## amber
// manager
module manager(
input clk,rst,rstk,sw,
input [0:0]next,
input [3:0]n,
input [2:0]mode,
input [9:0]moneyget,
input [9:0]timeget,
input swm,
input [0:0]nextt,
output reg[9:0]initial_money,
output reg [9:0]per_money,
output reg[9:0]num_of_park,
output reg[9:0]initial_vipmoney,
output reg [9:0]averagetime,
output reg[63:0]show
    );  
    reg nextti;
integer sumofcar;
reg [9:0]totaltime; 
reg [9:0]totalmoney;  
parameter set=3'b000;   
parameter ok=3'b001; 
parameter fail=3'b010;
parameter simoney=3'b011; 
parameter spmoney=3'b100; 
parameter snopark=3'b101;
parameter svmoney=3'b110;
parameter satime=3'b111;
parameter set_initial_money=3'b001;  
parameter set_per_money=3'b010;  
parameter set_initial_vipmoney=3'b011;  
parameter empty_park=3'b100;  
parameter set_park=3'b101;  
parameter show_money=3'b110;   
parameter zero = 8'b11000000;  
parameter one = 8'b11111001;   
parameter two = 8'b10100100;   
parameter three = 8'b10110000;
parameter four = 8'b10011001;  
parameter five = 8'b10010010;  
parameter six = 8'b10000010;   
parameter seven = 8'b11111000; 
parameter eight = 8'b10000000; 
parameter nine = 8'b10010000;  
parameter _A = 8'b10001000;    
parameter _B = 8'b10000011;    
parameter _C = 8'b11000110;    
parameter _D = 8'b10100001;    
parameter _E = 8'b10000110;    
parameter _F = 8'b10001110;    
parameter _G = 8'b11000010;    
parameter _H = 8'b10001001;    
parameter _I = 8'b11110000;    
parameter _J = 8'b11110001;    
parameter _K = 8'b10001010;    
parameter _L = 8'b11000111;    
parameter _M = 8'b11001000;    
parameter _N = 8'b10101011;    
parameter _O = 8'b10100011;    
parameter _P = 8'b10001100;    
parameter _Q = 8'b10011000;    
parameter _R = 8'b11001110;    
parameter _S = 8'b10110110;    
parameter _T = 8'b10000111;    
parameter _U = 8'b11000001;    
parameter _V = 8'b11100011;   
parameter _W = 8'b10000001;    
parameter _X = 8'b10011011;    
parameter _Y = 8'b10010001;    
parameter _Z = 8'b10100101;    
reg swt;
wire [9:0]num;
wire [3:0]n1t;
wire [3:0]n2t;
wire [3:0]n3t;
wire [7:0]show1t;
wire [7:0]show2t;
wire [7:0]show3t;
reg [2:0]state;
reg [2:0]next_state;
wire[7:0]im1;
wire[7:0]im2;
wire[7:0]im3;
wire[7:0]pm1;
wire[7:0]pm2;
wire[7:0]pm3;
wire[7:0]vim1;
wire[7:0]vim2;
wire[7:0]vim3;
wire[7:0]np1;
wire[7:0]np2;
  ...
Size in the first run: roughly 9300 cells after synthesis, about 290 flip-flops, about 68000 µm² of cells after synthesis.
make LEC_CHECK=0 CAP_MARGIN=20 CELL_PAD_IN_SITES_GLOBAL_PLACEMENT=0 CORE_MARGIN=2 CORE_UTILIZATION=66 CTS_CLUSTER_DIAMETER=227 GPL_ROUTABILITY_DRIVEN=1 GPL_TIMING_DRIVEN=1 MAX_ROUTING_LAYER=met5 MIN_ROUTING_LAYER=met1 SETUP_SLACK_MARGIN=2.35 SLEW_MARGIN=20 finish   # period 82.5 ns
run.sh (not shown) runs the stock make flow with config.mk's settings and CLKGATE_MAP_FILE=.
Edits applied to the flow inputs when going from amber to ember:
==> flow/config.mk <==
export PLATFORM = sky130hd
export DESIGN_NAME = manager
export DESIGN_NICKNAME = manager
export VERILOG_FILES = /design/flow/design.v
export SDC_FILE = /design/flow/constraint.sdc
export NUM_CORES = 4
export LEC_CHECK = 0
export ABC_AREA = 1
export CAP_MARGIN = 15
export CELL_PAD_IN_SITES_GLOBAL_PLACEMENT = 0
export CORE_MARGIN = 2
export CORE_UTILIZATION = 70
export CTS_CLUSTER_DIAMETER = 227
export GPL_ROUTABILITY_DRIVEN = 1
export GPL_TIMING_DRIVEN = 1
export MAX_ROUTING_LAYER = met4
export MIN_ROUTING_LAYER = met1
export SETUP_SLACK_MARGIN = 2.35
export SLEW_MARGIN = 20
==> flow/constraint.sdc <==
create_clock -name core_clock -period 68.2 [get_ports {clk}]
set_input_delay 13.6400 -clock core_clock [delete_from_list [all_inputs] [get_ports {clk}]]
set_output_delay 13.6400 -clock core_clock [all_outputs]
set_load 0.01 [all_outputs]
## What came out
- Sort amber and ember by die outline area desc -> top: amber
- The met2 usage in ember was higher than what amber gave.
- Compared with amber, in ember cell area after layout has decreased; post-layout worst setup margin now sits lower; timing-limited maximum frequency up 16%.
- Of amber and ember, the run reporting the higher slack of the worst reg-to-reg path was amber.
- In the reports for amber and ember, the larger XOR/XNOR share of the synthesized area belongs to ember.
- Against amber, ember comes in 12 points lower on relative slew slack.
- Compared with amber, ember shows a number of standard cells after synthesis that is 12% higher.
Inputs modified between ember and onyx:
==> flow/config.mk <==
export PLATFORM = sky130hd
export DESIGN_NAME = manager
export DESIGN_NICKNAME = manager
export VERILOG_FILES = /design/flow/design.v
export SDC_FILE = /design/flow/constraint.sdc
export NUM_CORES = 4
export LEC_CHECK = 0
export CAP_MARGIN = 5
export CELL_PAD_IN_SITES_GLOBAL_PLACEMENT = 0
export CORE_MARGIN = 2
export CORE_UTILIZATION = 19
export CTS_CLUSTER_DIAMETER = 227
export GPL_ROUTABILITY_DRIVEN = 0
export GPL_TIMING_DRIVEN = 1
export HOLD_SLACK_MARGIN = 0.06
export MAX_ROUTING_LAYER = met4
export MIN_ROUTING_LAYER = met1
export PLACE_DENSITY = 0.9
export SETUP_SLACK_MARGIN = 2.35
export SLEW_MARGIN = 20
==> flow/constraint.sdc <==
create_clock -name core_clock -period 170.0 [get_ports {clk}]
set_input_delay 34.0000 -clock core_clock [delete_from_list [all_inputs] [get_ports {clk}]]
set_output_delay 34.0000 -clock core_clock [all_outputs]
set_load 0.01 [all_outputs]
Results
Compared with ember, in onyx wire length increased by 2.7% relative to the old numbers; stage delay of the slowest cell on the critical path saw an increase; required time at the worst-slack endpoint moved up; simple logic cell fraction of the synthesized area saw a decrease; synthesized cell count went down 1153.

---

manager again, from the RTL that the note above started with.
==> flow/config.mk <==
export PLATFORM = sky130hd
export DESIGN_NAME = manager
export DESIGN_NICKNAME = manager
export VERILOG_FILES = /design/flow/design.v
export SDC_FILE = /design/flow/constraint.sdc
export NUM_CORES = 4
export LEC_CHECK = 0
export CAP_MARGIN = 20
export CORE_ASPECT_RATIO = 1.81
export CORE_MARGIN = 2
export CORE_UTILIZATION = 20
export CTS_CLUSTER_DIAMETER = 22
export GPL_TIMING_DRIVEN = 0
export PLACE_DENSITY_LB_ADDON = 0.3
export SETUP_SLACK_MARGIN = -0.8
export SLEW_MARGIN = 20
==> flow/constraint.sdc <==
create_clock -name core_clock -period 136.0 [get_ports {clk}]
set_input_delay 27.2000 -clock core_clock [delete_from_list [all_inputs] [get_ports {clk}]]
set_output_delay 27.2000 -clock core_clock [all_outputs]
set_load 0.01 [all_outputs]
The starting point went through all stages and came out clean.
Change:
==> flow/config.mk (replaced) <==
export PLATFORM = sky130hd
export DESIGN_NAME = manager
export DESIGN_NICKNAME = manager
export VERILOG_FILES = /design/flow/design.v
export SDC_FILE = /design/flow/constraint.sdc
export NUM_CORES = 4
export LEC_CHECK = 0
export CAP_MARGIN = 20
export CORE_MARGIN = 2
export CORE_UTILIZATION = 58
export SLEW_MARGIN = 20
==> flow/constraint.sdc (replaced) <==
create_clock -name core_clock -period 98.4 [get_ports {clk}]
set_input_delay 19.6800 -clock core_clock [delete_from_list [all_inputs] [get_ports {clk}]]
set_output_delay 19.6800 -clock core_clock [all_outputs]
set_load 0.01 [all_outputs]
The new run ran to the end with no violations.
Setup slack got worse by 16 ns.
Die size shrinks by well over a third.
Routed wire length falls by about a fifth.
Global-route usage came out higher by 19 points.
Sequential share of layout area increases by 0.73 points.
Change:
--- a/flow/config.mk
+++ b/flow/config.mk
@@ -9,3 +9,3 @@
 export CORE_MARGIN = 2
-export CORE_UTILIZATION = 58
+export CORE_UTILIZATION = 13
 export SLEW_MARGIN = 20
==> flow/constraint.sdc (replaced) <==
create_clock -name core_clock -period 138.0 [get_ports {clk}]
set_input_delay 27.6000 -clock core_clock [delete_from_list [all_inputs] [get_ports {clk}]]
set_output_delay 27.6000 -clock core_clock [all_outputs]
set_load 0.01 [all_outputs]
=>
- sequential share of layout area came out lower by 0.81 points
- routed wire length came out higher by 5.2%
- sequential cell count stays the same
- setup slack gains 38 ns
- synthesized cell count is unchanged
- via count came out lower by 2.3%
- cell area came out higher by 9.2%
- non-clock buffer count came out higher by 11
Change:
--- a/flow/config.mk
+++ b/flow/config.mk
@@ -7,5 +7,7 @@
 export LEC_CHECK = 0
-export CAP_MARGIN = 20
+export ABC_AREA = 1
+export CAP_MARGIN = 5
 export CORE_MARGIN = 2
-export CORE_UTILIZATION = 13
+export CORE_UTILIZATION = 65
 export SLEW_MARGIN = 20
+export TNS_END_PERCENT = 5
==> flow/constraint.sdc (replaced) <==
create_clock -name core_clock -period 60.2 [get_ports {clk}]
set_input_delay 12.0400 -clock core_clock [delete_from_list [all_inputs] [get_ports {clk}]]
set_output_delay 12.0400 -clock core_clock [all_outputs]
set_load 0.01 [all_outputs]
The new run ended with an error in global routing on GRT-0232.
Area after synthesis is lower by 3.2%.
Die size fell by about 80%.
Synthesized cell count is higher by about 12%.

---

manager again, from the RTL that the note above started with.
// manager
module manager(
input clk,rst,rstk,sw,
input [0:0]next,
input [3:0]n,
input [2:0]mode,
input [9:0]moneyget,
input [9:0]timeget,
input swm,
input [0:0]nextt,
output reg[9:0]initial_money,
output reg [9:0]per_money,
output reg[9:0]num_of_park,
output reg[9:0]initial_vipmoney,
output reg [9:0]averagetime,
output reg[63:0]show
    );  
    reg nextti;
integer sumofcar;
reg [9:0]totaltime; 
reg [9:0]totalmoney;  
parameter set=3'b000;   
parameter ok=3'b001; 
parameter fail=3'b010;
parameter simoney=3'b011; 
parameter spmoney=3'b100; 
parameter snopark=3'b101;
parameter svmoney=3'b110;
parameter satime=3'b111;
parameter set_initial_money=3'b001;  
parameter set_per_money=3'b010;  
parameter set_initial_vipmoney=3'b011;  
parameter empty_park=3'b100;  
parameter set_park=3'b101;  
parameter show_money=3'b110;   
parameter zero = 8'b11000000;  
parameter one = 8'b11111001;   
parameter two = 8'b10100100;   
parameter three = 8'b10110000;
parameter four = 8'b10011001;  
parameter five = 8'b10010010;  
parameter six = 8'b10000010;   
parameter seven = 8'b11111000; 
parameter eight = 8'b10000000; 
parameter nine = 8'b10010000;  
parameter _A = 8'b10001000;    
parameter _B = 8'b10000011;    
parameter _C = 8'b11000110;    
parameter _D = 8'b10100001;    
parameter _E = 8'b10000110;    
parameter _F = 8'b10001110;    
parameter _G = 8'b11000010;    
parameter _H = 8'b10001001;    
parameter _I = 8'b11110000;    
parameter _J = 8'b11110001;    
parameter _K = 8'b10001010;    
parameter _L = 8'b11000111;    
parameter _M = 8'b11001000;    
parameter _N = 8'b10101011;    
parameter _O = 8'b10100011;    
parameter _P = 8'b10001100;    
parameter _Q = 8'b10011000;    
parameter _R = 8'b11001110;    
parameter _S = 8'b10110110;    
parameter _T = 8'b10000111;    
  ...
Settings: LEC_CHECK=0, ABC_AREA=1, CAP_MARGIN=15, CELL_PAD_IN_SITES_GLOBAL_PLACEMENT=0, CORE_MARGIN=2, CORE_UTILIZATION=70, CTS_CLUSTER_DIAMETER=227, GPL_ROUTABILITY_DRIVEN=1, GPL_TIMING_DRIVEN=1, MAX_ROUTING_LAYER=met4, MIN_ROUTING_LAYER=met1, SETUP_SLACK_MARGIN=2.35, SLEW_MARGIN=20, TNS_END_PERCENT=5; clock period 58.3 ns.
The baseline never finished: it broke off in 5_1_grt on GRT-0232.
Change:
--- a/flow/config.mk
+++ b/flow/config.mk
@@ -8,2 +8 @@
-export ABC_AREA = 1
-export CAP_MARGIN = 15
+export CAP_MARGIN = 20
@@ -12 +11 @@
-export CORE_UTILIZATION = 70
+export CORE_UTILIZATION = 68
@@ -20 +18,0 @@
-export TNS_END_PERCENT = 5
==> flow/constraint.sdc (replaced) <==
create_clock -name core_clock -period 68.2 [get_ports {clk}]
set_input_delay 13.6400 -clock core_clock [delete_from_list [all_inputs] [get_ports {clk}]]
set_output_delay 13.6400 -clock core_clock [all_outputs]
set_load 0.01 [all_outputs]
Effect: This time the run ran to the end with violations: negative setup slack. Area after synthesis goes up by about 3.3%. Die area rose by about 6%. Synthesized cell count went down by about 11%.
Change:
==> flow/config.mk (replaced) <==
export PLATFORM = sky130hd
export DESIGN_NAME = manager
export DESIGN_NICKNAME = manager
export VERILOG_FILES = /design/flow/design.v
export SDC_FILE = /design/flow/constraint.sdc
export NUM_CORES = 4
export LEC_CHECK = 0
export CAP_MARGIN = 20
export CORE_MARGIN = 2
export CORE_UTILIZATION = 40
export SLEW_MARGIN = 20
==> flow/constraint.sdc (replaced) <==
create_clock -name core_clock -period 95.2 [get_ports {clk}]
set_input_delay 19.0400 -clock core_clock [delete_from_list [all_inputs] [get_ports {clk}]]
set_output_delay 19.0400 -clock core_clock [all_outputs]
set_load 0.01 [all_outputs]
Now the flow ran to the end with no violations.
Worst hold slack is worse by 0.013 ns.
Design area decreases by about 15%.
Core utilization goes down by 44 points.
Sequential cell count does not change.
Fmax is lower by about 19%.
First-iteration DRC count goes down by about 50%.
Setup slack gains 11 ns.
Change:
--- a/flow/config.mk
+++ b/flow/config.mk
@@ -10 +10,2 @@
-export CORE_UTILIZATION = 40
+export CORE_UTILIZATION = 50
+export CTS_CLUSTER_DIAMETER = 393
@@ -11,0 +13 @@
+export TNS_END_PERCENT = 100
==> flow/constraint.sdc (replaced) <==
create_clock -name core_clock -period 98.4 [get_ports {clk}]
set_input_delay 19.6800 -clock core_clock [delete_from_list [all_inputs] [get_ports {clk}]]
set_output_delay 19.6800 -clock core_clock [all_outputs]
set_load 0.01 [all_outputs]
Cell area goes down by 0.93%. Via count went up by 0.32%. Hold slack gains 0.012 ns. Die size came out lower by 20%. Fmax is lower by 3.0%. Global-route usage came out higher by 5.9 points.

---

run A:
Starting RTL as in the previous note.
// manager
module manager(
input clk,rst,rstk,sw,
input [0:0]next,
input [3:0]n,
input [2:0]mode,
input [9:0]moneyget,
input [9:0]timeget,
input swm,
input [0:0]nextt,
output reg[9:0]initial_money,
output reg [9:0]per_money,
output reg[9:0]num_of_park,
output reg[9:0]initial_vipmoney,
output reg [9:0]averagetime,
output reg[63:0]show
    );
make LEC_CHECK=0 CAP_MARGIN=10 CELL_PAD_IN_SITES_GLOBAL_PLACEMENT=2 CORE_ASPECT_RATIO=0.5 CORE_MARGIN=9 CORE_UTILIZATION=51 CTS_CLUSTER_DIAMETER=74 GPL_ROUTABILITY_DRIVEN=0 GPL_TIMING_DRIVEN=1 MAX_ROUTING_LAYER=met5 MIN_ROUTING_LAYER=met1 PLACE_DENSITY_LB_ADDON=0.13 SETUP_SLACK_MARGIN=2.35 SLEW_MARGIN=20 TNS_END_PERCENT=70 finish   # period 170.0 ns
Run A has completed all stages; timing, DRC and antenna checks passed.
Setup changes, run A to run B
Settings: PLACE_DENSITY now 0.95, previously not set; CORE_MARGIN now 2, was 9; CAP_MARGIN now 20, was 10; CORE_ASPECT_RATIO no longer set, was 0.5; CTS_CLUSTER_DIAMETER now 227, was 74; CORE_UTILIZATION now 72, was 51; PLACE_DENSITY_LB_ADDON no longer set, was 0.13; TNS_END_PERCENT no longer set, was 70; SETUP_SLACK_MARGIN no longer set, was 2.35; the clock period (ns, I/O delays scaled along) now 109.0, was 170.0.
### Flow results
Run B did not make it past global placement without I/O, where a tool error ended it.
[compare] base=run A new=run B: xor and xnor fraction of the mapped netlist area flat, die outline height increased by 13% relative to the old numbers, core area now smaller, chip width now smaller, post-synthesis chip area from yosys was more or less identical.
Compared to run A, run B was floorplanned on a smaller die.
Run B ends up with a placement row count that is 19 higher than in run A.
Synthesized area: run A vs run B identical
The synthesized instance count was comparable across run A and run B.
Setup changes, run B to run C
Settings: PLACE_DENSITY no longer set, was 0.95; MAX_ROUTING_LAYER no longer set, was met5; CTS_CLUSTER_DIAMETER no longer set, was 227; TNS_END_PERCENT now 5, previously not set; CELL_PAD_IN_SITES_GLOBAL_PLACEMENT no longer set, was 2; MIN_ROUTING_LAYER no longer set, was met1; GPL_ROUTABILITY_DRIVEN no longer set, was 0; GPL_TIMING_DRIVEN no longer set, was 1; CORE_UTILIZATION now 58, was 72; ABC_AREA now 1, previously not set; the clock period (ns, I/O delays scaled along) now 60.6, was 109.0.
--- outcome ---
In run C the implementation ran to completion but is not tape-out ready, as the final checks report setup timing. Going from run B to run C, cell count after synthesis now sits higher, synthesized-area fraction occupied by adder cells now sits higher, and-or/or-and share of the synthesized area now sits lower, core area now sits higher.
Relative to run C, the following input files were edited for run D:
Settings: changing CORE_UTILIZATION from 58 to 39; removing ABC_AREA (formerly 1); removing TNS_END_PERCENT (formerly 5); changing the clock period (ns, I/O delays scaled along) from 60.6 to 95.2.
==> results <==
Run D | status: complete | timing, DRC, antenna: pass
Run D ended up with a lower critical path depth than run C did.
Compared with run C, run D shows routed wire length that has gone down by a few percent.
Sort run D and run C by slew of the pin with the lowest slew margin asc -> top: run C
Edits applied to the flow inputs when going from run D to run E:
Settings: PLACE_DENSITY: unset -> 0.37; ABC_AREA: unset -> 1; CORE_UTILIZATION: 39 -> 67; the clock period (ns, I/O delays scaled along): 95.2 -> 138.0.
Findings:
Run E has completed all stages; timing, DRC and antenna checks passed.
The final layout from run D, which completed every stage, passed the timing, DRC and antenna checks at the end of the flow.
Compare run D and run E | final hold slack lower: run E
Run E vs. run D: worst setup slack went up by 46,400 ps, fraction of area in registers grew by 0.48 points, number of clock buffers in the layout lower.
The final reports for run E and run D show count of inserted tapcells lower in the former.
When the final numbers for run D and run E were put side by side, the average via count per standard cell turned out to be greater in run D.
From run D to run E the numbers moved as follows: logic share of the area dropped 4.1 points; shortest period the worst path allows now sits lower.
The inputs of run F differ from those of run E as listed below.
Settings: a deleted PLACE_DENSITY that had been 0.37; a change of CORE_UTILIZATION from 67 to 68; an added TNS_END_PERCENT of 100; a change of the clock period (ns, I/O delays scaled along) from 138.0 to 61.4.
[summary]
Run F got as far as global routing, where a tool error ended the run. Comparing run E with run F, the area fraction in and, or, nand and nor cells came out essentially unchanged. Run F against run E; area of the die is down slightly. Run F against run E: worst slack at placement went down by 60,830 ps; height of the chip went down by 0.73%.
